$ cat config.mk
export PLATFORM = sky130hd
export DESIGN_NAME = mac_array_4x4
export DESIGN_NICKNAME = mac_array_4x4
export VERILOG_FILES = /design/flow/design.v
export SDC_FILE = /design/flow/constraint.sdc
export NUM_CORES = 4
export LEC_CHECK = 0
export CAP_MARGIN = 20
export CORE_MARGIN = 2
export CORE_UTILIZATION = 68
export SLEW_MARGIN = 20
export TNS_END_PERCENT = 45
$ cat constraint.sdc
create_clock -name core_clock -period 11.0 [get_ports {clk}]
set_input_delay 2.2000 -clock core_clock [delete_from_list [all_inputs] [get_ports {clk}]]
set_output_delay 2.2000 -clock core_clock [all_outputs]
set_load 0.01 [all_outputs]
$ cat design.v
`timescale 1ns/1ps
module adder_32bit (
    input wire [31:0] a,
    input wire [31:0] b,
    output wire [31:0] sum
);
    wire [31:0] p, g;
    wire [32:0] c;
    assign c[0] = 1'b0;
    wire [7:0] block_p, block_g;
    wire [8:0] block_c;
    assign block_c[0] = 1'b0;
    assign p = a ^ b;   
    assign g = a & b;   
    assign c[1] = g[0] | (p[0] & c[0]);
    assign c[2] = g[1] | (p[1] & c[1]);
    assign c[3] = g[2] | (p[2] & c[2]);
    assign c[4] = g[3] | (p[3] & c[3]);
    assign block_p[0] = p[0] & p[1] & p[2] & p[3];
    assign block_g[0] = g[3] | (p[3] & g[2]) | (p[3] & p[2] & g[1]) | (p[3] & p[2] & p[1] & g[0]);
    assign c[5] = g[4] | (p[4] & c[4]);
    assign c[6] = g[5] | (p[5] & c[5]);
    assign c[7] = g[6] | (p[6] & c[6]);
    assign c[8] = g[7] | (p[7] & c[7]);
    assign block_p[1] = p[4] & p[5] & p[6] & p[7];
    assign block_g[1] = g[7] | (p[7] & g[6]) | (p[7] & p[6] & g[5]) | (p[7] & p[6] & p[5] & g[4]);
    assign c[9]  = g[8]  | (p[8]  & c[8]);
    assign c[10] = g[9]  | (p[9]  & c[9]);
    assign c[11] = g[10] | (p[10] & c[10]);
    assign c[12] = g[11] | (p[11] & c[11]);
    assign block_p[2] = p[8] & p[9] & p[10] & p[11];
    assign block_g[2] = g[11] | (p[11] & g[10]) | (p[11] & p[10] & g[9]) | (p[11] & p[10] & p[9] & g[8]);
    assign c[13] = g[12] | (p[12] & c[12]);
    assign c[14] = g[13] | (p[13] & c[13]);
    assign c[15] = g[14] | (p[14] & c[14]);
    assign c[16] = g[15] | (p[15] & c[15]);
    assign block_p[3] = p[12] & p[13] & p[14] & p[15];
    assign block_g[3] = g[15] | (p[15] & g[14]) | (p[15] & p[14] & g[13]) | (p[15] & p[14] & p[13] & g[12]);
    assign c[17] = g[16] | (p[16] & c[16]);
    assign c[18] = g[17] | (p[17] & c[17]);
    assign c[19] = g[18] | (p[18] & c[18]);
    assign c[20] = g[19] | (p[19] & c[19]);
    assign block_p[4] = p[16] & p[17] & p[18] & p[19];
    assign block_g[4] = g[19] | (p[19] & g[18]) | (p[19] & p[18] & g[17]) | (p[19] & p[18] & p[17] & g[16]);
    assign c[21] = g[20] | (p[20] & c[20]);
    assign c[22] = g[21] | (p[21] & c[21]);
    assign c[23] = g[22] | (p[22] & c[22]);
    assign c[24] = g[23] | (p[23] & c[23]);
    assign block_p[5] = p[20] & p[21] & p[22] & p[23];
    assign block_g[5] = g[23] | (p[23] & g[22]) | (p[23] & p[22] & g[21]) | (p[23] & p[22] & p[21] & g[20]);
    assign c[25] = g[24] | (p[24] & c[24]);
    assign c[26] = g[25] | (p[25] & c[25]);
    assign c[27] = g[26] | (p[26] & c[26]);
    assign c[28] = g[27] | (p[27] & c[27]);
    assign block_p[6] = p[24] & p[25] & p[26] & p[27];
    assign block_g[6] = g[27] | (p[27] & g[26]) | (p[27] & p[26] & g[25]) | (p[27] & p[26] & p[25] & g[24]);
    assign c[29] = g[28] | (p[28] & c[28]);
    assign c[30] = g[29] | (p[29] & c[29]);
    assign c[31] = g[30] | (p[30] & c[30]);
    assign c[32] = g[31] | (p[31] & c[31]);
    assign block_p[7] = p[28] & p[29] & p[30] & p[31];
    assign block_g[7] = g[31] | (p[31] & g[30]) | (p[31] & p[30] & g[29]) | (p[31] & p[30] & p[29] & g[28]);
    assign block_c[1] = block_g[0] | (block_p[0] & block_c[0]);
    assign block_c[2] = block_g[1] | (block_p[1] & block_c[1]);
    assign block_c[3] = block_g[2] | (block_p[2] & block_c[2]);
    assign block_c[4] = block_g[3] | (block_p[3] & block_c[3]);
    assign block_c[5] = block_g[4] | (block_p[4] & block_c[4]);
    assign block_c[6] = block_g[5] | (block_p[5] & block_c[5]);
    assign block_c[7] = block_g[6] | (block_p[6] & block_c[6]);
    assign block_c[8] = block_g[7] | (block_p[7] & block_c[7]);
    assign sum = p ^ c[31:0];
endmodule
`timescale 1ns/1ps
module csa_32bit (
    input wire [31:0] a,
    input wire [31:0] b,
    input wire [31:0] c,
    output wire [31:0] sum,
    output wire [31:0] carry
);
    genvar i;
    generate
        for (i = 0; i < 32; i = i + 1) begin : csa_bit
            full_adder fa (
                .a(a[i]),
                .b(b[i]),
                .c_in(c[i]),
                .sum(sum[i]),
                .c_out(carry[i])
            );
        end
    endgenerate
endmodule
module full_adder (
    input wire a,
    input wire b,
    input wire c_in,
    output wire sum,
    output wire c_out
);
    wire xor_ab, and_ab, and_xor_cin;
    xor_gate xor1 (.a(a), .b(b), .out(xor_ab));
    xor_gate xor2 (.a(xor_ab), .b(c_in), .out(sum));
    and_gate and1 (.a(a), .b(b), .out(and_ab));
    and_gate and2 (.a(xor_ab), .b(c_in), .out(and_xor_cin));
    or_gate or1 (.a(and_ab), .b(and_xor_cin), .out(c_out));
endmodule
`timescale 1ns/1ps
module and_gate (
    input wire a,
    input wire b,
    output wire out
);
    and(out,a,b);
endmodule
module xor_gate (
    input wire a,
    input wire b,
    output wire out
);
    xor(out,a,b);
endmodule
module or_gate (
    input wire a,
    input wire b,
    output wire out
);
    or(out,a,b);
endmodule
module multiplier_16bit (
    input wire [15:0] a,
    input wire [15:0] b,
    output wire [31:0] product
);
    wire [31:0] pp [15:0];
    genvar i, j;
    generate
        for (i = 0; i < 16; i = i + 1) begin : pp_row
            for (j = 0; j < 16; j = j + 1) begin : pp_col
                wire pp_bit;
                and pp_and (pp_bit, a[j], b[i]);
                assign pp[i][j+i] = pp_bit;
            end
            if (i > 0) begin : lower_zeros
                for (j = 0; j < i; j = j + 1) begin : lz
                    assign pp[i][j] = 1'b0;
                end
            end
            if (i + 16 < 32) begin : upper_zeros
                for (j = i + 16; j < 32; j = j + 1) begin : uz
                    assign pp[i][j] = 1'b0;
                end
            end
        end
    endgenerate
    wire [31:0] s1_sum[5:0], s1_carry[5:0];
    csa_32bit csa1_0 (.a(pp[0]), .b(pp[1]), .c(pp[2]), .sum(s1_sum[0]), .carry(s1_carry[0]));
    csa_32bit csa1_1 (.a(pp[3]), .b(pp[4]), .c(pp[5]), .sum(s1_sum[1]), .carry(s1_carry[1]));
    csa_32bit csa1_2 (.a(pp[6]), .b(pp[7]), .c(pp[8]), .sum(s1_sum[2]), .carry(s1_carry[2]));
    csa_32bit csa1_3 (.a(pp[9]), .b(pp[10]), .c(pp[11]), .sum(s1_sum[3]), .carry(s1_carry[3]));
    csa_32bit csa1_4 (.a(pp[12]), .b(pp[13]), .c(pp[14]), .sum(s1_sum[4]), .carry(s1_carry[4]));
    assign s1_sum[5] = pp[15];
    assign s1_carry[5] = 32'd0;
    wire [31:0] s2_sum[3:0], s2_carry[3:0];
    csa_32bit csa2_0 (.a(s1_sum[0]), .b({s1_carry[0][30:0], 1'b0}), .c(s1_sum[1]),
                      .sum(s2_sum[0]), .carry(s2_carry[0]));
    csa_32bit csa2_1 (.a({s1_carry[1][30:0], 1'b0}), .b(s1_sum[2]), .c({s1_carry[2][30:0], 1'b0}),
                      .sum(s2_sum[1]), .carry(s2_carry[1]));
    csa_32bit csa2_2 (.a(s1_sum[3]), .b({s1_carry[3][30:0], 1'b0}), .c(s1_sum[4]),
                      .sum(s2_sum[2]), .carry(s2_carry[2]));
    csa_32bit csa2_3 (.a({s1_carry[4][30:0], 1'b0}), .b(s1_sum[5]), .c({s1_carry[5][30:0], 1'b0}),
                      .sum(s2_sum[3]), .carry(s2_carry[3]));
    wire [31:0] s3_sum[2:0], s3_carry[2:0];
    csa_32bit csa3_0 (.a(s2_sum[0]), .b({s2_carry[0][30:0], 1'b0}), .c(s2_sum[1]),
                      .sum(s3_sum[0]), .carry(s3_carry[0]));
    csa_32bit csa3_1 (.a({s2_carry[1][30:0], 1'b0}), .b(s2_sum[2]), .c({s2_carry[2][30:0], 1'b0}),
                      .sum(s3_sum[1]), .carry(s3_carry[1]));
    assign s3_sum[2] = s2_sum[3];
    assign s3_carry[2] = {s2_carry[3][30:0], 1'b0};
    wire [31:0] s4_sum[1:0], s4_carry[1:0];
    csa_32bit csa4_0 (.a(s3_sum[0]), .b({s3_carry[0][30:0], 1'b0}), .c(s3_sum[1]),
                      .sum(s4_sum[0]), .carry(s4_carry[0]));
    csa_32bit csa4_1 (.a({s3_carry[1][30:0], 1'b0}), .b(s3_sum[2]), .c(s3_carry[2]),
                      .sum(s4_sum[1]), .carry(s4_carry[1]));
    wire [31:0] final_sum, final_carry;
    csa_32bit csa_final (.a(s4_sum[0]), .b({s4_carry[0][30:0], 1'b0}), .c(s4_sum[1]),
                         .sum(final_sum), .carry(final_carry));
    wire [31:0] shifted_carry;
    assign shifted_carry = {final_carry[30:0], 1'b0};
    wire [31:0] temp_sum;
    adder_32bit final_adder1 (.a(final_sum), .b(shifted_carry), .sum(temp_sum));
    wire [31:0] shifted_carry2;
    assign shifted_carry2 = {s4_carry[1][30:0], 1'b0};
    adder_32bit final_adder2 (.a(temp_sum), .b(shifted_carry2), .sum(product));
endmodule
`timescale 1ns/1ps
module pe (
    input wire clk,
    input wire rst_n,
    input wire en,
    input wire [15:0] a_in,       
    input wire [15:0] b_in,       
    input wire [31:0] partial_sum_in,   
    input wire load_acc,          
    output reg [15:0] a_out,      
    output reg [15:0] b_out,      
    output wire [31:0] acc_out    
);
    wire [31:0] mult_result;
    wire [31:0] add_result;
    reg [31:0] accumulator;
    multiplier_16bit mult_inst (
        .a(a_in),
        .b(b_in),
        .product(mult_result)
    );
    adder_32bit add_inst (
        .a(accumulator),
        .b(mult_result),
        .sum(add_result)
    );
    always @(posedge clk or negedge rst_n) begin
        if (!rst_n) begin
            accumulator <= 32'd0;
        end else if (load_acc) begin
            accumulator <= partial_sum_in;
        end else if (en) begin
            accumulator <= add_result;
        end
    end
    always @(posedge clk or negedge rst_n) begin
        if (!rst_n) begin
            a_out <= 16'd0;
            b_out <= 16'd0;
        end else if (en) begin
            a_out <= a_in;
            b_out <= b_in;
        end
    end
    assign acc_out = accumulator;
endmodule
`timescale 1ns/1ps
module mac_array_4x4 (
    input wire clk,
    input wire rst_n,
    input wire en,
    input wire load_acc,
    input wire [15:0] a_in_0,
    input wire [15:0] a_in_1,
    input wire [15:0] a_in_2,
    input wire [15:0] a_in_3,
    input wire [15:0] b_in_0,
    input wire [15:0] b_in_1,
    input wire [15:0] b_in_2,
    input wire [15:0] b_in_3,
    input wire [511:0] partial_sum_init,
    output wire [31:0] result_0_0, result_0_1, result_0_2, result_0_3,
    output wire [31:0] result_1_0, result_1_1, result_1_2, result_1_3,
    output wire [31:0] result_2_0, result_2_1, result_2_2, result_2_3,
    output wire [31:0] result_3_0, result_3_1, result_3_2, result_3_3
);
    wire [15:0] a_wire [0:3][0:4];   
    wire [15:0] b_wire [0:4][0:3];   
    assign a_wire[0][0] = a_in_0;
    assign a_wire[1][0] = a_in_1;
    assign a_wire[2][0] = a_in_2;
    assign a_wire[3][0] = a_in_3;
    assign b_wire[0][0] = b_in_0;
    assign b_wire[0][1] = b_in_1;
    assign b_wire[0][2] = b_in_2;
    assign b_wire[0][3] = b_in_3;
    wire [31:0] acc_out [0:3][0:3];
    genvar row, col;
    generate
        for (row = 0; row < 4; row = row + 1) begin : pe_row
            for (col = 0; col < 4; col = col + 1) begin : pe_col
                pe pe_inst (
                    .clk(clk),
                    .rst_n(rst_n),
                    .en(en),
                    .a_in(a_wire[row][col]),
                    .b_in(b_wire[row][col]),
                    .partial_sum_in(partial_sum_init[(row*4+col)*32 +: 32]),
                    .load_acc(load_acc),
                    .a_out(a_wire[row][col+1]),
                    .b_out(b_wire[row+1][col]),
                    .acc_out(acc_out[row][col])
                );
            end
        end
    endgenerate
    assign result_0_0 = acc_out[0][0];
    assign result_0_1 = acc_out[0][1];
    assign result_0_2 = acc_out[0][2];
    assign result_0_3 = acc_out[0][3];
    assign result_1_0 = acc_out[1][0];
    assign result_1_1 = acc_out[1][1];
    assign result_1_2 = acc_out[1][2];
    assign result_1_3 = acc_out[1][3];
    assign result_2_0 = acc_out[2][0];
    assign result_2_1 = acc_out[2][1];
    assign result_2_2 = acc_out[2][2];
    assign result_2_3 = acc_out[2][3];
    assign result_3_0 = acc_out[3][0];
    assign result_3_1 = acc_out[3][1];
    assign result_3_2 = acc_out[3][2];
    assign result_3_3 = acc_out[3][3];
endmodule
$ cat run.sh
#!/bin/bash
# the make line also repeats each setting of config.mk as NAME=value (left out here)
make -C /OpenROAD-flow-scripts/flow DESIGN_CONFIG=/design/flow/config.mk WORK_HOME=/design/flow/orfs CLKGATE_MAP_FILE= finish
==> run summary, run 1 <==
Implementation results

The flow ran to the end, but the layout failed its checks. The run did not pass the layout checks because of setup timing. After detailed routing, the number of remaining DRC violations is 0. The cell-mix breakdown from Yosys lists the XOR/XNOR area share as 0.240%. The maximum count of clock buffers along a single path is 3. The count of pins on the block boundary is 1156.

The area figure in the yosys stat output is 175000 µm². The capturing element type of the critical path is a flip-flop. From the final report, the count of setup violators was given as 145. Of the combinational cells, the family taking the most area is adder cells. The worst register-to-register path has a depth of 40. The slowest cell on the critical path is fa_1.

The final estimated routing congestion in global placement is just under 1. Per the post-synthesis report, the nets total 23500. The minimum clock period after layout is 14.34 ns.

The number of clock buffers added by TritonCTS is 120. The row count is 186. The clock tree from TritonCTS is done. Per the OpenROAD floorplan log, the height of the die is 512 µm. The stage logs contain a warning count of 95.

The number of max-capacitance violations reported is 0. The worst register-to-register path ends at pe_row[1].pe_col[2].pe_inst.accumulator[31]$_DFFE_PN0P_. The launching point of the worst reg2reg path is pe_row[0].pe_col[2].pe_inst.b_out[0]$_DFFE_PN0P_. The biggest cell delay along the critical path is 0.58 ns. The post-layout net count is 25000. The wire-length estimate of the detail-placed layout is 407000 µm.

The number of unique standard cell types used by synthesis is 24. The synthesized netlist handed to floorplanning was reported with a cell count of 17800. With fillers left out, the area of the finished cells amounts to about 200000 µm². After layout, the worst setup slack is -3.34 ns. The highest-utilization routing layer at the global route stage is met2. The detailed-route via count is 125000.

Registers take 22500 µm². The overall overflow remaining after global route is 0. The remaining antenna violation count is 0.

OpenSTA lists the critical path startpoint as b_in_1[2]. The start-to-end type of the worst setup path is input port to flip-flop. The post-synthesis average cell area is 9.86 µm². The overall chip area is 262000 µm². Hold analysis shows the worst path with a depth of 2. The cell area after synthesis is 175000 µm².

The OpenROAD report gives the critical path a required time of approximately 12 ns. The highest achievable clock rate is 69.7 MHz. For hold timing, the worst endpoint is pe_row[2].pe_col[2].pe_inst.accumulator[29]$_DFFE_PN0P_. The most repeated cell in the gate-level netlist after synthesis is inv_1. The final timing report lists clock skew as about 0.047 ns.

The slew at the pin closest to its max-slew limit is 1.24 ns. Of all nets on the critical path, the largest fanout is 5. The cell occurring most often along the worst timing path is fa_2. The clock input transition at the sequential cells of the worst setup and hold paths is 0.06 ns. Detailed-route iteration 0 reported a violation count of 8724. The fraction of met3 tracks used by global routing is 9.06%.

The insertion delay at the late pin of the worst-skew pair is 0.84 ns. The initial antenna violation count is 41. The cell type that accounts for the most area after synthesis is fa_1. Among cell families on the critical path, the largest total delay comes from adder cells. The number of buffers and inverters on the critical path is 7. Sequential elements use 12.8% of the synthesized area. The area fraction in and, or, nand and nor cells after synthesis is 16.6%. The type recorded for the worst min-delay path is flip-flop to flip-flop. The overall die width is around 510 µm. The first global-routing pass estimated about 800000 µm of wire. Setup repair after global routing could not meet its margin everywhere. Yosys reports that the leading cell type by area covers 46.1% of the netlist area. For this design, Yosys synthesis ends with a cell count of 17800.

The worst setup path is launched from an input port. The logic area is 136000 µm². The slack of the worst reg-to-reg path is -2.80 ns. The Yosys step of the flow raised 3 warnings. The share of the clock period used by the worst path is 130%. The number of enable flip-flop cells is 0.

The cell depth of the worst setup path is 43. The number of global-route vias before repair is 138000. In the post-synthesis netlist, the biggest area contributors are fa_1, and2_1, dfrtp_1. Before placement the cells fill 68.3% of the core. The placement stage leaves a total instance area of about 200000 µm².

Counting endpoints that fail hold in the final report gives 0. On met1, the global router reports a usage of between 50 and 60%. The aggregate global-route resource usage is 40.2%. The proportion of synthesized flip-flops having asynchronous set or reset is 100%. The hold-fix buffer count after cts is 0.

The post-layout utilization of the core is 79.2%. The average via count per standard cell is 5.49. Clock tree synthesis found a total of 896 sinks. The number of optimization iterations in the first detailed-route pass is 7. The data arrival time reported for the critical path is between 15 and 20 ns. The detailed-route wire length per cell is approximately 22 µm. Across all checked pins, the minimum headroom to the slew limit is 17.6%. From synthesis to final layout, the design area changed by 16.0%.

The number of buffers inserted by port buffering is 1155. The standard cell core area is 256000 µm². Entering global routing, the biggest net connects approximately 220 pins. The routed wire length is 502000 µm. Per the synthesis report, the AND-OR/OR-AND share of the synthesized area is 2.93%.

The capture point of the critical path was reported as pe_row[0].pe_col[1].pe_inst.accumulator[31]$_DFFE_PN0P_. Looking at the clock tree report, the root buffer type is clkbuf_16. The synthesis-stage register bit count is ~900. Summing the areas of all fa, ha and maj instances in the mapped netlist gives 53.4% of the synthesized area. Global routing consumed, on the met2 layer, 63.0% of the routing resources. The synthesis report names the predominant flop master as dfrtp_1.

Measured against the total synthesized area, the mux share comes to 2.57%. Fill cells in the final layout number 17100. STA lists the startpoint of the worst hold path as pe_row[2].pe_col[2].pe_inst.accumulator[29]$_DFFE_PN0P_. The number of pins exceeding their max-slew limit in the final report is 0.

The commonest cells after synthesis are inv_1, fa_1, and2_1. In this run the number of H-tree levels came out at 3.
## cell type report
type / instances / area share, %
sequential: 896 / 11.1
inverter: 4471 / 8.26
multi-input combinational: 11600 / 66.8
clock buffer: 165 / 1.71
tap: 3384 / 2.08
timing repair buffer: 2152 / 9.67
antenna: 21 / 0.0259
clock inverter: 54 / 0.358
## through the flow
| stage | hold slack [ns] | setup WS (ns) | cells | setup TNS [ns] |
|---|---|---|---|---|
| after detailed placement | 0.563 | -4.80 | 22500 | -371.45 |
| after global placement | 0.556 | -4.58 | 22500 | -352.19 |
| after global routing | 0.589 | -3.62 | 22800 | -269.86 |
| after floorplan | 0.561 | -3.62 | 17800 | -225.32 |
| after CTS | 0.572 | -3.41 | 22700 | -235.16 |
| final | 0.569 | -3.34 | 22800 | -230.51 |
## routing by layer
metal  vias up  wire length, µm
met1     64800           194000
met5         -              188
met2      5086           233000
met4        28            29600
met3      1098            45400
li1      53900                -
## repair_timing
| item | in CTS | in global routing |
|---|---|---|
| gates resized | 647 | 272 |
| buffers inserted | 44 | 16 |
| gates cloned | 1 | 2 |
| setup endpoints to repair | 166 | 163 |
| pin swaps | 224 | 150 |
==> inputs of run 2 (changes only) <==
CORE_UTILIZATION = 66   (was 68)
TNS_END_PERCENT = default   (was 45)
clock period = 14.7 ns   (was 11.0 ns; I/O delays follow)
==> run 2 against run 1 <==
  * The layout still fails its checks (setup timing)
  * Worst setup slack improved by 2.9 ns
  * Sequential share of layout area rose by 0.23 points
  * Die area rose by 3.0%
==> run summary, run 2 <==
Implementation results

The kind of cell with the highest combined delay on the critical path is adder cells (unchanged). The cell depth of the worst setup path is 42 (was 43).

The post-synthesis average cell area came to 9.86 µm² (unchanged). Layout Check Fails: setup timing (unchanged). The reg-to-reg endpoint is pe_row[3].pe_col[2].pe_inst.accumulator[31]$_DFFE_PN0P_ (was pe_row[1].pe_col[2].pe_inst.accumulator[31]$_DFFE_PN0P_). The start-to-end type of the worst setup path is input port to flip-flop (unchanged).

The end point of the critical path was pe_row[0].pe_col[1].pe_inst.accumulator[31]$_DFFE_PN0P_ (unchanged). RSZ-0062 raised after global routing: true (unchanged).

The average via count per standard cell is 5.43 (was 5.49). The area fraction in and, or, nand and nor cells after synthesis is 16.6% (unchanged). The warning count from the yosys run is 3 (unchanged). The count of endpoints failing hold in the final timing report is 0 (unchanged). The clock input transition at the sequential cells of the worst setup and hold paths is 0.06 ns (about the same). The wire length of the first global-routing pass is 785000 µm (was 802000 µm). Run status: complete, but fails checks (unchanged).

The launching point of the worst reg2reg path is pe_row[3].pe_col[1].pe_inst.a_out[3]$_DFFE_PN0P_ (was pe_row[0].pe_col[2].pe_inst.b_out[0]$_DFFE_PN0P_). The overall overflow remaining after global route is 0 (unchanged).

The area added between synthesis and finish is 13.4% (was 16.0%). The area taken by flip-flops and latches is 22500 µm² (about the same). The master cell of the clock root buffer is clkbuf_16 (unchanged).

The biggest cell delay along the critical path is 0.58 ns (about the same). The area figure in the yosys stat output is 175000 µm² (unchanged). The proportion of synthesized flip-flops having asynchronous set or reset was 100% (unchanged).

The dominant synthesized flop cell is dfrtp_1 (unchanged). The H-tree depth is 3 (unchanged). The number of unique standard cell types used by synthesis is 24 (unchanged). The post-layout net count is 24600 (was 25000).

The floorplan utilization is 66.2% (was 68.3%). The detailed-route wire length per cell is 21.8 µm (was 22.1 µm). Leading post-synthesis cells by instance count: inv_1, fa_1, and2_1 (unchanged).

The post-layout utilization of the core is 75.1% (was 79.2%). The cell occurring most often along the worst timing path is fa_2 (unchanged). The critical path launch point type is an input port (unchanged).

The worst path arrival time was 15.93 ns (was 15.09 ns). The endpoint of the worst hold path was pe_row[3].pe_col[2].pe_inst.a_out[6]$_DFFE_PN0P_ (was pe_row[2].pe_col[2].pe_inst.accumulator[29]$_DFFE_PN0P_). The number of global-route vias before repair is 134000 (was 138000). The area share of the leading cell type in the synthesized netlist is 46.1% (unchanged).

The floorplan die height was 519 µm (was 512 µm). The area fraction in full adders, half adders and majority gates is 53.4% (unchanged). The detailed-route via count came to 123000 (was 125000). The DRC violation count after routing is 0 (unchanged). The slack of the worst reg-to-reg path is 0.30 ns (was -2.80 ns). The insertion delay at the late pin of the worst-skew pair is 0.90 ns (was 0.84 ns).

The share of cell area taken by muxes after synthesis is 2.57% (unchanged). Leading post-synthesis cells by cell area: fa_1, and2_1, dfrtp_1 (unchanged). The count of final setup violators was 11 (was 145).

The total negative setup slack is -2.32 ns (was -230.51 ns). The dominant kind of combinational cell is adder cells (unchanged). The worst path buffer plus inverter count is 6 (was 7). The total half-perimeter wirelength after legalization and detailed placement is 402000 µm (was 407000 µm). The CTS buffer count is 121 (was 120). The number of enable flip-flop cells is 0 (unchanged). The final estimated routing congestion in global placement is 0.953 (was 0.976). The clock sink count is 896 (unchanged).

The number of fill cells is 19300 (was 17100). The capturing element type of the critical path is a flip-flop (unchanged). The most repeated cell in the gate-level netlist after synthesis is inv_1 (unchanged). The logic area is 134000 µm² (was 136000 µm²). The detailed router's first-iteration violation count is 8774 (was 8724). The synthesis-stage register bit count was 896 (unchanged). The hold-fix buffer count after cts came to 0 (unchanged). The count of cells along the worst hold path was 1 (was 2). The startpoint of the most critical hold path is pe_row[3].pe_col[2].pe_inst.a_out[6]$_DFFE_PN0P_ (was pe_row[2].pe_col[2].pe_inst.accumulator[29]$_DFFE_PN0P_). The overall chip area came to 270000 µm² (was 262000 µm²).

The aggregate global-route resource usage is 38.3% (was 40.2%). The remaining antenna violation count is 0 (unchanged). The number of optimization iterations in the first detailed-route pass is 6 (was 7). The class of the tightest hold or removal check is flip-flop to flip-flop (unchanged).

The count of pins on the block boundary came to 1156 (unchanged). The critical-path maximum fanout came to 5 (unchanged). The slew at the pin closest to its max-slew limit is 1.21 ns (was 1.24 ns). The maximum count of clock buffers along a single path is 4 (was 3). The minimum clock period after layout is 15.12 ns. The cell area after synthesis is 175000 µm² (unchanged). The cell type with the highest aggregate area in the netlist is fa_1 (unchanged).

The OpenROAD warning count is 61 (was 95). The highest achievable clock rate is 66.1 MHz. The overall die width is 519 µm (was 512 µm).

The slowest cell on the critical path was fa_1 (unchanged). The maximum number of pins on one net before global-route repair is 226 (was 217). The cell count listed in synth_stat.txt is 17800 (unchanged). The synthesized netlist net count is 23500 (unchanged). The clock skew is 0.0324 ns (was 0.0471 ns). The row count is 189 (was 186). The post-layout worst setup margin came to -0.423 ns (was -3.34 ns). The number of buffers inserted by port buffering is 1155 (unchanged). The number of pins exceeding their max-slew limit in the final report is 0 (unchanged).

The number of instances in the synthesized netlist is 17800 (unchanged). The worst-case reg-to-reg path depth is 40 (unchanged). The startpoint of the most critical setup path is b_in_1[0] (was b_in_1[2]).

The share of the synthesized netlist area taken by xor and xnor gates is 0.240% (unchanged).

The required time at the endpoint of the critical path was 15.51 ns (was 11.75 ns). The initial antenna violation count is 56 (was 41). The compound-cell area share of the yosys netlist came to 2.93% (unchanged). The clock tree from TritonCTS is done (unchanged).

The worst slew margin relative to its limit is 19.6% (was 17.6%). The routed wire length came to 491000 µm (was 502000 µm). The worst slack after detailed placement was -1.91 ns (was -4.80 ns). The standard cell core area is 265000 µm² (was 256000 µm²). The post-synthesis sequential area ratio is 12.8% (unchanged).

The number of max-capacitance violations reported is 0 (unchanged). The share of the clock period used by the worst path is 103% (was 130%).
## run 2: per-stage QoR
stage	cells	instance area (µm²)	hold WS (ns)
final	22600	199000	0.567
after global routing	22600	199000	0.598
after CTS	22500	198000	0.563
after detailed placement	22300	193000	0.550
after global placement	22300	193000	0.553
after floorplan	17800	176000	0.561
## run 2: routing by layer
layer  vias up  wire, µm  track usage [%]
li1      53200         -                -
met1     63800    199000             53.5
met2      4658    225000             59.1
met3       833     42400             7.47
met4        12     24900             15.9
met5         -        73                0
## run 2: repair_timing
action / in CTS / in global routing
cloned: 1 / 0
resized: 416 / 276
pin swaps: 108 / 113
endpoints found under the setup margin: 30 / 35
setup buffers: 22 / 13
## run 2: layout make-up
| class | instances | share of cell area (%) |
|---|---|---|
| timing repair buffer | 1797 | 8.31 |
| antenna | 20 | 0.0252 |
| sequential | 896 | 11.3 |
| inverter | 4471 | 8.44 |
| tap | 3533 | 2.22 |
| clock buffer | 154 | 1.66 |
| clock inverter | 63 | 0.403 |
| multi-input combinational | 11600 | 67.6 |
==> inputs of run 3 (changes only) <==
CORE_UTILIZATION = 40   (was 66)
GPL_ROUTABILITY_DRIVEN = 0   (was default)
SETUP_SLACK_MARGIN = 4.34   (was default)
clock period = 18.0 ns   (was 14.7 ns; I/O delays follow)
==> run 3 against run 2 <==
  * Now clean on timing, DRC and antenna
  * Global-route usage is 14 points lower
  * Sequential share of layout area is 0.13 points lower
  * Die area is 64% higher
  * Register-to-register slack better by 3.9 ns
  * Flip-flop count stayed put
  * Core utilization is 29 points lower
  * First-iteration DRC count is 32% lower
  * Critical path type unchanged
  * Highest routed layer unchanged
==> run summary, run 3 <==
Implementation results

The area fraction in full adders, half adders and majority gates is 53.4% (unchanged). The DRC violation count after routing was 0 (unchanged). The synthesized netlist net count came to 23500 (unchanged). The reg-to-reg endpoint is pe_row[2].pe_col[1].pe_inst.accumulator[31]$_DFFE_PN0P_ (was pe_row[3].pe_col[2].pe_inst.accumulator[31]$_DFFE_PN0P_).

The master cell of the clock root buffer is clkbuf_16 (unchanged). The end point of the critical path is pe_row[0].pe_col[1].pe_inst.accumulator[31]$_DFFE_PN0P_ (unchanged). The slew at the pin closest to its max-slew limit was 1.04 ns (was 1.21 ns).

The hold-fix buffer count after cts came to 0 (unchanged). The start-to-end type of the worst setup path is input port to flip-flop (unchanged). The instance area at placement is 194000 µm² (was 193000 µm²).

The minimum clock period after layout is 15.66 ns. The CTS buffer count was 125 (was 121). The routed wire length came to 532000 µm (was 491000 µm). The endpoint of the worst hold path is pe_row[0].pe_col[2].pe_inst.b_out[7]$_DFFE_PN0P_ (was pe_row[3].pe_col[2].pe_inst.a_out[6]$_DFFE_PN0P_). The cell occurring most often along the worst timing path is fa_2 (unchanged).

The count of endpoints failing hold in the final timing report is 0 (unchanged). Per the timing report, the achievable frequency comes out to roughly 64 MHz. The critical path launch point type is an input port (unchanged). The count of cells along the worst hold path is 1 (unchanged).

The insertion delay at the late pin of the worst-skew pair is 0.93 ns (was 0.90 ns). The maximum count of clock buffers along a single path was 4 (unchanged). Leading post-synthesis cells by cell area: fa_1, and2_1, dfrtp_1 (unchanged). The OpenROAD warning count is 65 (was 61). The count of final setup violators was 0 (was 11).

The most repeated cell in the gate-level netlist after synthesis is inv_1 (unchanged). The standard cell core area was 437000 µm² (was 265000 µm²). The slack of the worst reg-to-reg path was 4.15 ns (was 0.30 ns). The detailed router's first-iteration violation count came to 6005 (was 8774).

The startpoint of the most critical hold path is pe_row[0].pe_col[2].pe_inst.b_out[7]$_DFFE_PN0P_ (was pe_row[3].pe_col[2].pe_inst.a_out[6]$_DFFE_PN0P_). The row count was 243 (was 189). The worst path buffer plus inverter count came to 6 (unchanged).

The total half-perimeter wirelength after legalization and detailed placement is 423000 µm (was 402000 µm). The average via count per standard cell is 4.87 (was 5.43). The overall die width is 666 µm (was 519 µm). The area share of the leading cell type in the synthesized netlist is 46.1% (unchanged). The area figure in the yosys stat output is 175000 µm² (unchanged). The cell area after synthesis is 175000 µm² (unchanged). The cell count listed in synth_stat.txt is 17800 (unchanged). Leading post-synthesis cells by instance count: inv_1, fa_1, and2_1 (unchanged). The total negative setup slack is 0 ns (was -2.32 ns).

The proportion of synthesized flip-flops having asynchronous set or reset is 100% (unchanged).

Run status: finished clean (was complete, but fails checks). The class of the tightest hold or removal check was flip-flop to flip-flop (unchanged). The post-synthesis sequential area ratio is 12.8% (unchanged). The wire length of the first global-routing pass came to 834000 µm (was 785000 µm). The clock input transition at the sequential cells of the worst setup and hold paths was 0.06 ns (about the same).

The area added between synthesis and finish is 15.8% (was 13.4%). The capturing element type of the critical path is a flip-flop (unchanged). The startpoint of the most critical setup path was b_in_1[1] (was b_in_1[0]). The number of enable flip-flop cells is 0 (unchanged).

The kind of cell with the highest combined delay on the critical path is adder cells (unchanged). The remaining antenna violation count is 0 (unchanged). The worst-case reg-to-reg path depth is 43 (was 40). The overall overflow remaining after global route is 0 (unchanged). The synthesis-stage register bit count is 896 (unchanged).

RSZ-0062 raised after global routing: true (unchanged). The floorplan die height is 666 µm (was 519 µm). The detailed-route via count came to 120000 (was 123000). The number of buffers inserted by port buffering is 1155 (unchanged). The floorplan utilization is 40.1% (was 66.2%). The share of the clock period used by the worst path is 87.0% (was 103%).

The number of fill cells is 41700 (was 19300). The clock sink count is 896 (unchanged). The worst path arrival time came to 16.49 ns (was 15.93 ns). The required time at the endpoint of the critical path is 18.84 ns (was 15.51 ns). The H-tree depth was 3 (unchanged). The biggest cell delay along the critical path is 0.57 ns (was 0.58 ns). The maximum number of pins on one net before global-route repair is 180 (was 226).

The detailed-route wire length per cell was 21.6 µm (was 21.8 µm). The clock tree from TritonCTS is done (unchanged).

The number of max-capacitance violations reported is 0 (unchanged). The launching point of the worst reg2reg path is pe_row[1].pe_col[1].pe_inst.b_out[1]$_DFFE_PN0P_ (was pe_row[3].pe_col[1].pe_inst.a_out[3]$_DFFE_PN0P_). The number of instances in the synthesized netlist is 17800 (unchanged). The share of cell area taken by muxes after synthesis is 2.57% (unchanged). The dominant kind of combinational cell is adder cells (unchanged). The cell depth of the worst setup path is 42 (unchanged). The aggregate global-route resource usage is 24.7% (was 38.3%). The number of pins exceeding their max-slew limit in the final report is 0 (unchanged). The dominant synthesized flop cell is dfrtp_1 (unchanged). The overall chip area is 443000 µm² (was 270000 µm²). The worst slew margin relative to its limit is 30.7% (was 19.6%).

The initial antenna violation count is 58 (was 56). The post-layout net count was 24500 (was 24600). The compound-cell area share of the yosys netlist is 2.93% (unchanged). The cell type with the highest aggregate area in the netlist is fa_1 (unchanged). The area fraction in and, or, nand and nor cells after synthesis is 16.6% (unchanged).

The number of global-route vias before repair came to 133000 (was 134000). The number of optimization iterations in the first detailed-route pass is 5 (was 6). The critical-path maximum fanout was 5 (unchanged). The share of the synthesized netlist area taken by xor and xnor gates is 0.240% (unchanged).

The slowest cell on the critical path is fa_1 (unchanged). The number of unique standard cell types used by synthesis is 24 (unchanged). The finished layout cell area was 203000 µm² (was 199000 µm²). The count of pins on the block boundary is 1156 (unchanged). The warning count from the yosys run is 3 (unchanged). The post-synthesis average cell area is 9.86 µm² (unchanged).

The clock skew came to 0.0445 ns (was 0.0324 ns).
[run 3: final cells by class]
class	count	area (µm²)	area share (%)
diodes	31	77.6	0.0382
well taps	5757	7200	3.55
repair buffers	1671	16100	7.93
inverters	4471	16800	8.27
flip-flops and latches	896	22700	11.2
multi-input cells	11600	136000	66.9
clock inverters	57	876	0.431
clock buffers	169	3590	1.77
[run 3: repair_timing]
item,4_1_cts,5_1_grt
pin swaps,297,211
setup endpoints to repair,103,73
setup buffers,146,52
gates resized,1140,269
cloned,0,2
[run 3: per-layer routing]
metal / vias to the layer above / share of wire [%] / global-route usage (%)
li1: 53000 / - / -
met1: 64000 / 43 / 33.3
met2: 2473 / 49 / 42.0
met3: 604 / 4.7 / 3.18
met4: 36 / 3.4 / 6.42
met5: - / 0.046 / 0
[run 3: stage by stage]
step	worst slack (ns)	cells	hold slack, ns	utilization, %
3_5_place_dp	0.589	24200	0.499	44.3
5_1_grt	2.11	24700	0.528	46.4
4_1_cts	2.39	24600	0.514	46.1
3_3_place_gp	0.750	24200	0.493	44.3
2_1_floorplan	1.98	17800	0.561	-
6_report	2.34	24700	0.511	46.4
==> inputs of run 4 (changes only) <==
CAP_MARGIN = 0   (was 20)
CORE_UTILIZATION = 72   (was 40)
CTS_CLUSTER_DIAMETER = 395   (was default)
CTS_CLUSTER_SIZE = 11   (was default)
GPL_ROUTABILITY_DRIVEN = default   (was 0)
HOLD_SLACK_MARGIN = 0.3   (was default)
PLACE_DENSITY = 0.41   (was default)
SETUP_SLACK_MARGIN = 1.84   (was 4.34)
TNS_END_PERCENT = 5   (was default)
clock period = 8.1 ns   (was 18.0 ns; I/O delays follow)
==> run 4 against run 3 <==
  * The layout now fails its checks (setup timing)
  * Via count is 5.7% higher
  * Synthesized area stayed put
  * Critical endpoint is now pe_row[0].pe_col[0].pe_inst.accumulator[31]$_DFFE_PN0P_
==> run summary, run 4 <==
Implementation results

The post-layout net count was 25100 (was 24500). The detailed-route via count is 127000 (was 120000). The run did not pass the layout checks because of setup timing. The master cell of the clock root buffer is clkbuf_16 (unchanged). The cell depth of the worst setup path is 42 (unchanged). The warning count from the yosys run is 3 (unchanged). The total half-perimeter wirelength after legalization and detailed placement is 403000 µm (was 423000 µm).

The detailed router's first-iteration violation count is 10500 (was 6005). The startpoint of the most critical hold path is pe_row[2].pe_col[0].pe_inst.b_out[4]$_DFFE_PN0P_ (was pe_row[0].pe_col[2].pe_inst.b_out[7]$_DFFE_PN0P_). The area fraction in and, or, nand and nor cells after synthesis is 16.6% (unchanged). The maximum count of clock buffers along a single path was 3 (was 4). The share of the clock period used by the worst path is 174% (was 87.0%). The overall overflow remaining after global route is 0 (unchanged).

The slowest cell on the critical path was fa_1 (unchanged). The finished layout cell area is 202000 µm² (was 203000 µm²). The post-layout worst setup margin came to -6.01 ns (was 2.34 ns).

The final hold slack is 0.572 ns (was 0.511 ns). The cell occurring most often along the worst timing path is fa_2 (unchanged). The cell count listed in synth_stat.txt is 17800 (unchanged).

The clock sink count is 896 (unchanged). The wire length of the first global-routing pass is 802000 µm (was 834000 µm).

The number of optimization iterations in the first detailed-route pass is 6 (was 5). The area fraction in full adders, half adders and majority gates is 53.4% (unchanged).

The total negative setup slack came to -789.95 ns (was 0 ns). The clock tree from TritonCTS is done (unchanged). The worst path buffer plus inverter count is 7 (was 6).

The row count is 181 (was 243). The DRC violation count after routing came to 0 (unchanged). The share of cell area taken by muxes after synthesis was 2.57% (unchanged). The endpoint of the worst hold path is pe_row[2].pe_col[0].pe_inst.b_out[4]$_DFFE_PN0P_ (was pe_row[0].pe_col[2].pe_inst.b_out[7]$_DFFE_PN0P_). The insertion delay at the late pin of the worst-skew pair is 0.80 ns (was 0.93 ns). The launching point of the worst reg2reg path is pe_row[2].pe_col[2].pe_inst.b_out[0]$_DFFE_PN0P_ (was pe_row[1].pe_col[1].pe_inst.b_out[1]$_DFFE_PN0P_). The overall die width was 497 µm (was 666 µm).

The worst path arrival time is 14.79 ns (was 16.49 ns). The number of placed instances with taps included was 22400 (was 24200). The instance area at placement came to 197000 µm² (was 194000 µm²). The slew at the pin closest to its max-slew limit was 1.06 ns (was 1.04 ns). The area added between synthesis and finish is 15.3% (was 15.8%). The biggest cell delay along the critical path was 0.62 ns (was 0.57 ns). The startpoint of the most critical setup path is b_in_0[2] (was b_in_1[1]).

The synthesized netlist net count is 23500 (unchanged). The class of the tightest hold or removal check is flip-flop to flip-flop (unchanged). The number of global-route vias before repair is 142000 (was 133000). The most repeated cell in the gate-level netlist after synthesis is inv_1 (unchanged).

The kind of cell with the highest combined delay on the critical path is adder cells (unchanged). The aggregate global-route resource usage is 42.5% (was 24.7%). The required time at the endpoint of the critical path is 8.78 ns (was 18.84 ns). The final non-filler cell total is 22600 (was 24700). The dominant kind of combinational cell was adder cells (unchanged). The critical-path maximum fanout is 6 (was 5). The compound-cell area share of the yosys netlist came to 2.93% (unchanged). The initial antenna violation count is 52 (was 58). The minimum clock period after layout is 14.11 ns. The slack of the worst reg-to-reg path is -5.59 ns (was 4.15 ns). The maximum number of pins on one net before global-route repair was 199 (was 180).

The number of instances in the synthesized netlist is 17800 (unchanged). The start-to-end type of the worst setup path is input port to flip-flop (unchanged). The reg-to-reg endpoint is pe_row[3].pe_col[2].pe_inst.accumulator[31]$_DFFE_PN0P_ (was pe_row[2].pe_col[1].pe_inst.accumulator[31]$_DFFE_PN0P_). Static timing analysis puts the maximum clock frequency at 70.9 MHz. The worst slack after detailed placement was -7.26 ns (was 0.589 ns).

The post-synthesis sequential area ratio is 12.8% (unchanged). The cell area after synthesis is 175000 µm² (unchanged). The critical path launch point type is an input port (unchanged). The share of the synthesized netlist area taken by xor and xnor gates is 0.240% (unchanged). The end point of the critical path is pe_row[0].pe_col[0].pe_inst.accumulator[31]$_DFFE_PN0P_ (was pe_row[0].pe_col[1].pe_inst.accumulator[31]$_DFFE_PN0P_).

The floorplan die height is 497 µm (was 666 µm). The synthesis-stage register bit count is 896 (unchanged). The count of pins on the block boundary was 1156 (unchanged).

Leading post-synthesis cells by cell area: fa_1, and2_1, dfrtp_1 (unchanged). The number of unique standard cell types used by synthesis is 24 (unchanged). The average via count per standard cell is 5.61 (was 4.87). The capturing element type of the critical path is a flip-flop (unchanged). The post-synthesis average cell area is 9.86 µm² (unchanged).

The clock input transition at the sequential cells of the worst setup and hold paths is 0.06 ns (about the same). The number of pins exceeding their max-slew limit in the final report was 0 (unchanged). The count of final setup violators came to 264 (was 0). The overall chip area is 247000 µm² (was 443000 µm²). The H-tree depth came to 3 (unchanged). The worst slew margin relative to its limit is 29.3% (was 30.7%). The cell type with the highest aggregate area in the netlist is fa_1 (unchanged). The number of enable flip-flop cells is 0 (unchanged). The count of cells along the worst hold path is 1 (unchanged). The standard cell core area came to 243000 µm² (was 437000 µm²). The area share of the leading cell type in the synthesized netlist came to 46.1% (unchanged). The final estimated routing congestion in global placement is 1.01.

The area figure in the yosys stat output came to 175000 µm² (unchanged). The floorplan utilization is 72.3% (was 40.1%).

The CTS buffer count is 91 (was 125). The detailed-route wire length per cell is 22.2 µm (was 21.6 µm). The number of max-capacitance violations reported is 0 (unchanged). RSZ-0062 raised after global routing: true (unchanged). The clock skew came to 0.0576 ns (was 0.0445 ns). The number of buffers inserted by port buffering came to 1155 (unchanged). Leading post-synthesis cells by instance count: inv_1, fa_1, and2_1 (unchanged).

The worst-case reg-to-reg path depth was 42 (was 43). Run status: complete, but fails checks (was finished clean). The count of endpoints failing hold in the final timing report is 0 (unchanged). The proportion of synthesized flip-flops having asynchronous set or reset is 100% (unchanged).

The remaining antenna violation count is 0 (unchanged). The post-layout utilization of the core is 83.3% (was 46.4%).

The routed wire length was 501000 µm (was 532000 µm). The dominant synthesized flop cell is dfrtp_1 (unchanged). The OpenROAD warning count came to 92 (was 65).
==> run 4: repair_timing <==
item                                    4_1_cts  5_1_grt
resized                                     714      320
cloned                                        0        1
endpoints found under the setup margin      351      352
pin swaps                                   201      193
hold buffers                                  0        0
buffers inserted                             41        9
==> run 4: layout make-up <==
type / instances / area, µm²
Multi-Input combinational cell: 11600 / 136000
Timing Repair Buffer: 2294 / 20800
Clock inverter: 3 / 33.8
Tap cell: 3202 / 4010
Clock buffer: 92 / 2300
Inverter: 4471 / 16800
Sequential cell: 896 / 22500
Fill cell: 14500 / 40500
Antenna cell: 24 / 60.1
==> run 4: layer usage <==
metal  global-route usage [%]  wire, µm  vias to the layer above
met4                     24.1     35200                       30
met5                        0       195                        -
met1                     55.4    184000                    65500
li1                         -         -                    54000
met3                     9.78     48700                     1386
met2                     66.3    233000                     5929
==> inputs of run 5 (changes only) <==
CAP_MARGIN = 25   (was 0)
CELL_PAD_IN_SITES_DETAIL_PLACEMENT = 1   (was default)
CELL_PAD_IN_SITES_GLOBAL_PLACEMENT = 2   (was default)
CORE_UTILIZATION = 28   (was 72)
CTS_CLUSTER_DIAMETER = default   (was 395)
CTS_CLUSTER_SIZE = default   (was 11)
HOLD_SLACK_MARGIN = default   (was 0.3)
MAX_ROUTING_LAYER = met4   (was default)
MIN_ROUTING_LAYER = met1   (was default)
PLACE_DENSITY = 0.7   (was 0.41)
SETUP_SLACK_MARGIN = 3.84   (was 1.84)
TNS_END_PERCENT = 55   (was 5)
clock period = 17.4 ns   (was 8.1 ns; I/O delays follow)
==> run 5 against run 4 <==
  * Now clean on timing, DRC and antenna
  * Core utilization is 50 points lower
  * Clock skew is 0.0038 ns higher
  * Design area up 2.4%
==> run summary, run 5 <==
Implementation results

The clock input transition at the sequential cells of the worst setup and hold paths is 0.07 ns (was 0.06 ns). The detailed-route via count is 121000 (was 127000). The cell type with the highest aggregate area in the netlist is fa_1 (unchanged). The maximum count of clock buffers along a single path is 4 (was 3). The worst-case reg-to-reg path depth is 42 (unchanged). The number of pins exceeding their max-slew limit in the final report is 0 (unchanged).

The hold-fix buffer count after cts is 0 (unchanged). The warning count from the yosys run is 3 (unchanged). The master cell of the clock root buffer is clkbuf_16 (unchanged).

The overall overflow remaining after global route is 0 (unchanged). The aggregate global-route resource usage came to 20.4% (was 42.5%).

The worst path arrival time is 16.28 ns (was 14.79 ns). RSZ-0062 raised after global routing: true (unchanged). The wire length of the first global-routing pass came to 940000 µm (was 802000 µm). The area fraction in full adders, half adders and majority gates is 53.4% (unchanged). The count of endpoints failing hold in the final timing report is 0 (unchanged). The overall die width is 795 µm (was 497 µm). The number of global-route vias before repair came to 141000 (was 142000).

The area added between synthesis and finish is 18.0% (was 15.3%). The post-layout net count is 24500 (was 25100). The total negative setup slack was 0 ns (was -789.95 ns). The remaining antenna violation count came to 0 (unchanged). The insertion delay at the late pin of the worst-skew pair is 0.95 ns (was 0.80 ns). The count of cells along the worst hold path is 1 (unchanged). The dominant kind of combinational cell is adder cells (unchanged).

The maximum number of pins on one net before global-route repair came to 222 (was 199). The critical-path maximum fanout is 4 (was 6). The logic area came to 136000 µm² (about the same). The class of the tightest hold or removal check is flip-flop to flip-flop (unchanged). The row count is 290 (was 181).

The area taken by flip-flops and latches is 22700 µm² (was 22500 µm²). The share of the synthesized netlist area taken by xor and xnor gates is 0.240% (unchanged). The clock skew was 0.0613 ns (was 0.0576 ns). The number of buffers inserted by port buffering is 1155 (unchanged). The standard cell core area is 624000 µm² (was 243000 µm²). The critical path launch point type was an input port (unchanged). The post-synthesis sequential area ratio is 12.8% (unchanged). The synthesis-stage register bit count is 896 (unchanged).

The startpoint of the most critical setup path is a_in_2[6] (was b_in_0[2]). The post-synthesis average cell area is 9.86 µm² (unchanged). The dominant synthesized flop cell is dfrtp_1 (unchanged). The share of cell area taken by muxes after synthesis is 2.57% (unchanged). The cell count listed in synth_stat.txt is 17800 (unchanged).

The average via count per standard cell was 4.42 (was 5.61). The number of instances in the synthesized netlist was 17800 (unchanged). The number of max-capacitance violations reported is 0 (unchanged).

The launching point of the worst reg2reg path is pe_row[1].pe_col[1].pe_inst.b_out[2]$_DFFE_PN0P_ (was pe_row[2].pe_col[2].pe_inst.b_out[0]$_DFFE_PN0P_). The startpoint of the most critical hold path is pe_row[1].pe_col[3].pe_inst.b_out[5]$_DFFE_PN0P_ (was pe_row[2].pe_col[0].pe_inst.b_out[4]$_DFFE_PN0P_). The CTS buffer count came to 145 (was 91). The total half-perimeter wirelength after legalization and detailed placement is 496000 µm (was 403000 µm). The worst slew margin relative to its limit was 24.3% (was 29.3%). The final hold slack came to 0.509 ns (was 0.572 ns).

The start-to-end type of the worst setup path was input port to flip-flop (unchanged). The area share of the leading cell type in the synthesized netlist is 46.1% (unchanged). The H-tree depth is 4 (was 3). The kind of cell with the highest combined delay on the critical path is adder cells (unchanged). The post-layout worst setup margin is 1.93 ns (was -6.01 ns). Leading post-synthesis cells by cell area: fa_1, and2_1, dfrtp_1 (unchanged).

The detailed router's first-iteration violation count was 5119 (was 10500). The final estimated routing congestion in global placement is 0.858 (was 1.01). The endpoint of the worst hold path is pe_row[1].pe_col[3].pe_inst.b_out[5]$_DFFE_PN0P_ (was pe_row[2].pe_col[0].pe_inst.b_out[4]$_DFFE_PN0P_).

Counting I/O delays and the setup requirement, the final critical path takes 15.47 ns. The share of the clock period used by the worst path was 88.9% (was 174%). The floorplan die height is 795 µm (was 497 µm). The count of final setup violators is 0 (was 264).

The number of unique standard cell types used by synthesis came to 24 (unchanged). The initial antenna violation count is 91 (was 52). The overall chip area came to 632000 µm² (was 247000 µm²). The floorplan utilization is 28.1% (was 72.3%). The cell occurring most often along the worst timing path is fa_2 (unchanged).

The required time at the endpoint of the critical path is 18.21 ns (was 8.78 ns). The end point of the critical path is pe_row[2].pe_col[0].pe_inst.accumulator[31]$_DFFE_PN0P_ (was pe_row[0].pe_col[0].pe_inst.accumulator[31]$_DFFE_PN0P_). The DRC violation count after routing was 0 (unchanged). The OpenROAD warning count is 57 (was 92). The slowest cell on the critical path is fa_2 (was fa_1). The reg-to-reg endpoint is pe_row[2].pe_col[1].pe_inst.accumulator[31]$_DFFE_PN0P_ (was pe_row[3].pe_col[2].pe_inst.accumulator[31]$_DFFE_PN0P_).

The capturing element type of the critical path is a flip-flop (unchanged). The highest achievable clock rate is 64.6 MHz. The count of pins on the block boundary is 1156 (unchanged). The routed wire length was 614000 µm (was 501000 µm). The area figure in the yosys stat output is 175000 µm² (unchanged). The slew at the pin closest to its max-slew limit came to 1.14 ns (was 1.06 ns). The area fraction in and, or, nand and nor cells after synthesis is 16.6% (unchanged).

The worst path buffer plus inverter count is 6 (was 7). The clock tree from TritonCTS is done (unchanged). The cell area after synthesis is 175000 µm² (unchanged).

Run status: finished clean (was complete, but fails checks). The number of fill cells is 70600 (was 14500). The slack of the worst reg-to-reg path is 3.47 ns (was -5.59 ns).

The number of enable flip-flop cells was 0 (unchanged). The compound-cell area share of the yosys netlist is 2.93% (unchanged). The worst slack after detailed placement is 0.0747 ns (was -7.26 ns). The synthesized netlist net count was 23500 (unchanged). The most repeated cell in the gate-level netlist after synthesis is inv_1 (unchanged).

The clock sink count is 896 (unchanged). Leading post-synthesis cells by instance count: inv_1, fa_1, and2_1 (unchanged). The cell depth of the worst setup path is 41 (was 42).

The proportion of synthesized flip-flops having asynchronous set or reset came to 100% (unchanged). The biggest cell delay along the critical path is 0.59 ns (was 0.62 ns).

The detailed-route wire length per cell was 22.5 µm (was 22.2 µm). The number of optimization iterations in the first detailed-route pass is 5 (was 6).
## run 5: repair_timing
| item | CTS | global route |
|---|---|---|
| buffers inserted | 150 | 11 |
| pin swaps | 277 | 130 |
| gates resized | 1205 | 174 |
| gates cloned | 1 | 0 |
| endpoints found under the setup margin | 106 | 75 |
## run 5: per-stage QoR
stage | cell area, µm² | std cells | util, %
detailed placement | 198000 | 26900 | 31.7
global placement | 198000 | 26800 | 31.7
finish | 207000 | 27300 | 33.2
CTS | 206000 | 27300 | 33.1
floorplan | 176000 | 17800 | -
global route | 207000 | 27300 | 33.1
## run 5: per-layer routing
| layer | track usage [%] | share of wire [%] | up-vias |
|---|---|---|---|
| met5 | - | 0 | - |
| met4 | 3.69 | 2.2 | 0 |
| met3 | 2.15 | 3.8 | 472 |
| met2 | 34.9 | 50 | 1830 |
| met1 | 26.3 | 44 | 65300 |
| li1 | - | - | 53100 |
## run 5: cell type report
cell class	instances	area share [%]
Multi-Input combinational cell	11600	65.5
Sequential cell	896	11.0
Inverter	4471	8.12
Timing Repair Buffer	1700	7.83
Tap cell	8322	5.03
Clock buffer	185	1.94
Clock inverter	73	0.509
Antenna cell	36	0.0436
==> inputs of run 6 (changes only) <==
CAP_MARGIN = 20   (was 25)
CELL_PAD_IN_SITES_DETAIL_PLACEMENT = default   (was 1)
CELL_PAD_IN_SITES_GLOBAL_PLACEMENT = default   (was 2)
CORE_UTILIZATION = 40   (was 28)
MAX_ROUTING_LAYER = default   (was met4)
MIN_ROUTING_LAYER = met2   (was met1)
PLACE_DENSITY = default   (was 0.7)
PLACE_DENSITY_LB_ADDON = 0.03   (was default)
SETUP_SLACK_MARGIN = 2.1   (was 3.84)
TNS_END_PERCENT = default   (was 55)
clock period = 18.0 ns   (was 17.4 ns; I/O delays follow)
==> run 6 against run 5 <==
  * Still clean on timing, DRC and antenna
  * Core utilization is 13 points higher
  * Hold slack worse by 0.0031 ns
  * Final cell count is 9.6% lower
  * Critical path depth stayed put
  * Flip-flop count stayed put
  * Critical path type is now flip-flop to flip-flop
  * Largest cell class unchanged
==> run summary, run 6 <==
Implementation results

The dominant kind of combinational cell is adder cells (unchanged). The finished layout cell area is 200000 µm² (was 207000 µm²). The number of unique standard cell types used by synthesis is 24 (unchanged). The hold-fix buffer count after cts is 0 (unchanged).

The share of the clock period used by the worst path is 87.6% (was 88.9%). The minimum clock period after layout is around 16 ns. The area figure in the yosys stat output was 175000 µm² (unchanged). The OpenROAD warning count is 90 (was 57). The standard cell core area is 437000 µm² (was 624000 µm²). The slew at the pin closest to its max-slew limit came to 1.17 ns (was 1.14 ns). The CTS buffer count is 138 (was 145).

The H-tree depth was 4 (unchanged). The number of global-route vias before repair came to 202000 (was 141000).

Per the timing report, the achievable frequency comes out to 63.5 MHz. The final hold slack is 0.506 ns (was 0.509 ns). Run status: finished clean (unchanged).

The row count is 243 (was 290). The end point of the critical path is pe_row[1].pe_col[2].pe_inst.accumulator[31]$_DFFE_PN0P_ (was pe_row[2].pe_col[0].pe_inst.accumulator[31]$_DFFE_PN0P_). The critical-path maximum fanout came to 19 (was 4). The share of the synthesized netlist area taken by xor and xnor gates was 0.240% (unchanged).

The count of endpoints failing hold in the final timing report is 0 (unchanged). The most repeated cell in the gate-level netlist after synthesis is inv_1 (unchanged). The slowest cell on the critical path is dfrtp_2 (was fa_2). The capturing element type of the critical path is a flip-flop (unchanged). The area fraction in and, or, nand and nor cells after synthesis is 16.6% (unchanged). The number of instances in the synthesized netlist was 17800 (unchanged). The post-synthesis sequential area ratio is 12.8% (unchanged). The overall chip area is 443000 µm² (was 632000 µm²).

The startpoint of the most critical setup path is pe_row[0].pe_col[2].pe_inst.b_out[1]$_DFFE_PN0P_ (was a_in_2[6]). The worst path arrival time is 16.55 ns (was 16.28 ns). The worst path buffer plus inverter count was 5 (was 6).

The cell depth of the worst setup path is 41 (unchanged). Leading post-synthesis cells by cell area: fa_1, and2_1, dfrtp_1 (unchanged). The compound-cell area share of the yosys netlist came to 2.93% (unchanged). The number of optimization iterations in the first detailed-route pass is 8 (was 5). The endpoint of the worst hold path is pe_row[0].pe_col[0].pe_inst.b_out[12]$_DFFE_PN0P_ (was pe_row[1].pe_col[3].pe_inst.b_out[5]$_DFFE_PN0P_). The overall overflow remaining after global route is 0 (unchanged). The maximum count of clock buffers along a single path is 4 (unchanged). The start-to-end type of the worst setup path is flip-flop to flip-flop (was input port to flip-flop). The number of placed instances with taps included is 24300 (was 26900).

The detailed-route via count is 162000 (was 121000). The share of cell area taken by muxes after synthesis is 2.57% (unchanged).

The aggregate global-route resource usage is 39.0% (was 20.4%). The insertion delay at the late pin of the worst-skew pair is 0.94 ns (was 0.95 ns).

The critical path launch point type was a flip-flop (was input port). The cell type with the highest aggregate area in the netlist is fa_1 (unchanged). The proportion of synthesized flip-flops having asynchronous set or reset was 100% (unchanged). The required time at the endpoint of the critical path is 18.79 ns (was 18.21 ns).

The number of max-capacitance violations reported is 0 (unchanged). The worst-case reg-to-reg path depth is 41 (was 42). The launching point of the worst reg2reg path was pe_row[0].pe_col[2].pe_inst.b_out[1]$_DFFE_PN0P_ (was pe_row[1].pe_col[1].pe_inst.b_out[2]$_DFFE_PN0P_). The detailed-route wire length per cell was 23.0 µm (was 22.5 µm).

The clock input transition at the sequential cells of the worst setup and hold paths is 0.06 ns (was 0.07 ns). The cell occurring most often along the worst timing path was fa_1 (was fa_2). The count of final setup violators is 0 (unchanged). RSZ-0062 raised after global routing: true (unchanged).

The final estimated routing congestion in global placement is 0.942 (was 0.858). The area fraction in full adders, half adders and majority gates is 53.4% (unchanged). The clock skew was 0.0523 ns (was 0.0613 ns). The startpoint of the most critical hold path was pe_row[0].pe_col[0].pe_inst.b_out[12]$_DFFE_PN0P_ (was pe_row[1].pe_col[3].pe_inst.b_out[5]$_DFFE_PN0P_).

The synthesis-stage register bit count is 896 (unchanged). The warning count from the yosys run is 3 (unchanged). The synthesized netlist net count is 23500 (unchanged).

The dominant synthesized flop cell is dfrtp_1 (unchanged). The instance area at placement was 194000 µm² (was 198000 µm²). The initial antenna violation count is 19 (was 91). The final non-filler cell total was 24700 (was 27300). The number of pins exceeding their max-slew limit in the final report is 0 (unchanged).

The average via count per standard cell is 6.58 (was 4.42). The biggest cell delay along the critical path is 0.65 ns (was 0.59 ns). The clock tree from TritonCTS is done (unchanged).

The number of fill cells is 43000 (was 70600). The master cell of the clock root buffer is clkbuf_16 (unchanged). The maximum number of pins on one net before global-route repair is 206 (was 222).

The number of enable flip-flop cells is 0 (unchanged). The area added between synthesis and finish is 14.0% (was 18.0%). The detailed router's first-iteration violation count is 16800 (was 5119).

The area share of the leading cell type in the synthesized netlist came to 46.1% (unchanged). The post-synthesis average cell area is 9.86 µm² (unchanged). The reg-to-reg endpoint is pe_row[1].pe_col[2].pe_inst.accumulator[31]$_DFFE_PN0P_ (was pe_row[2].pe_col[1].pe_inst.accumulator[31]$_DFFE_PN0P_).

The count of cells along the worst hold path is 1 (unchanged). The routed wire length is 567000 µm (was 614000 µm). The floorplan die height came to 666 µm (was 795 µm). The remaining antenna violation count is 0 (unchanged). The total half-perimeter wirelength after legalization and detailed placement is 438000 µm (was 496000 µm).

The cell area after synthesis is 175000 µm² (unchanged). The post-layout net count is 24400 (was 24500). The kind of cell with the highest combined delay on the critical path was adder cells (unchanged). The DRC violation count after routing is 0 (unchanged). Leading post-synthesis cells by instance count: inv_1, fa_1, and2_1 (unchanged). The wire length of the first global-routing pass was 870000 µm (was 940000 µm).

The worst slew margin relative to its limit is 22.2% (was 24.3%). The count of pins on the block boundary is 1156 (unchanged). The clock sink count is 896 (unchanged). The class of the tightest hold or removal check is flip-flop to flip-flop (unchanged). The slack of the worst reg-to-reg path is 2.24 ns (was 3.47 ns).

The overall die width is 666 µm (was 795 µm). The floorplan utilization is 40.1% (was 28.1%). The total negative setup slack was 0 ns (unchanged). The number of buffers inserted by port buffering is 1155 (unchanged). The cell count listed in synth_stat.txt is 17800 (unchanged).
run 6: per-layer routing:
metal / share of wire [%] / track usage (%) / routed length, µm / vias to the layer above
met5: 0.91 / 13.1 / 5160 / -
met4: 5.6 / 4.19 / 31900 / 145
met3: 43 / 55.2 / 243000 / 2625
met2: 51 / 45.3 / 287000 / 45200
met1: 0 / - / 0 / 61900
li1: - / - / - / 52600
run 6: per-stage QoR:
step                setup slack [ns]  util (%)
CTS                             2.07      45.5
global placement               0.639      44.4
finish                          2.24      45.7
detailed placement             0.507      44.4
global route                    1.72      45.6
floorplan                       1.98         -
run 6: timing repair:
item	CTS	global route
pin swaps	25	62
setup endpoints to repair	20	26
setup buffers	10	24
gates resized	125	274
run 6: area by class of cell:
type,instances,area [µm²],area share [%]
tap,5757,7200,3.60
inverter,4471,16800,8.40
clock inverter,55,673,0.337
timing repair buffer,1547,14700,7.38
sequential,896,22500,11.2
multi-input combinational,11600,134000,66.9
antenna,144,360,0.180
clock buffer,187,3880,1.94
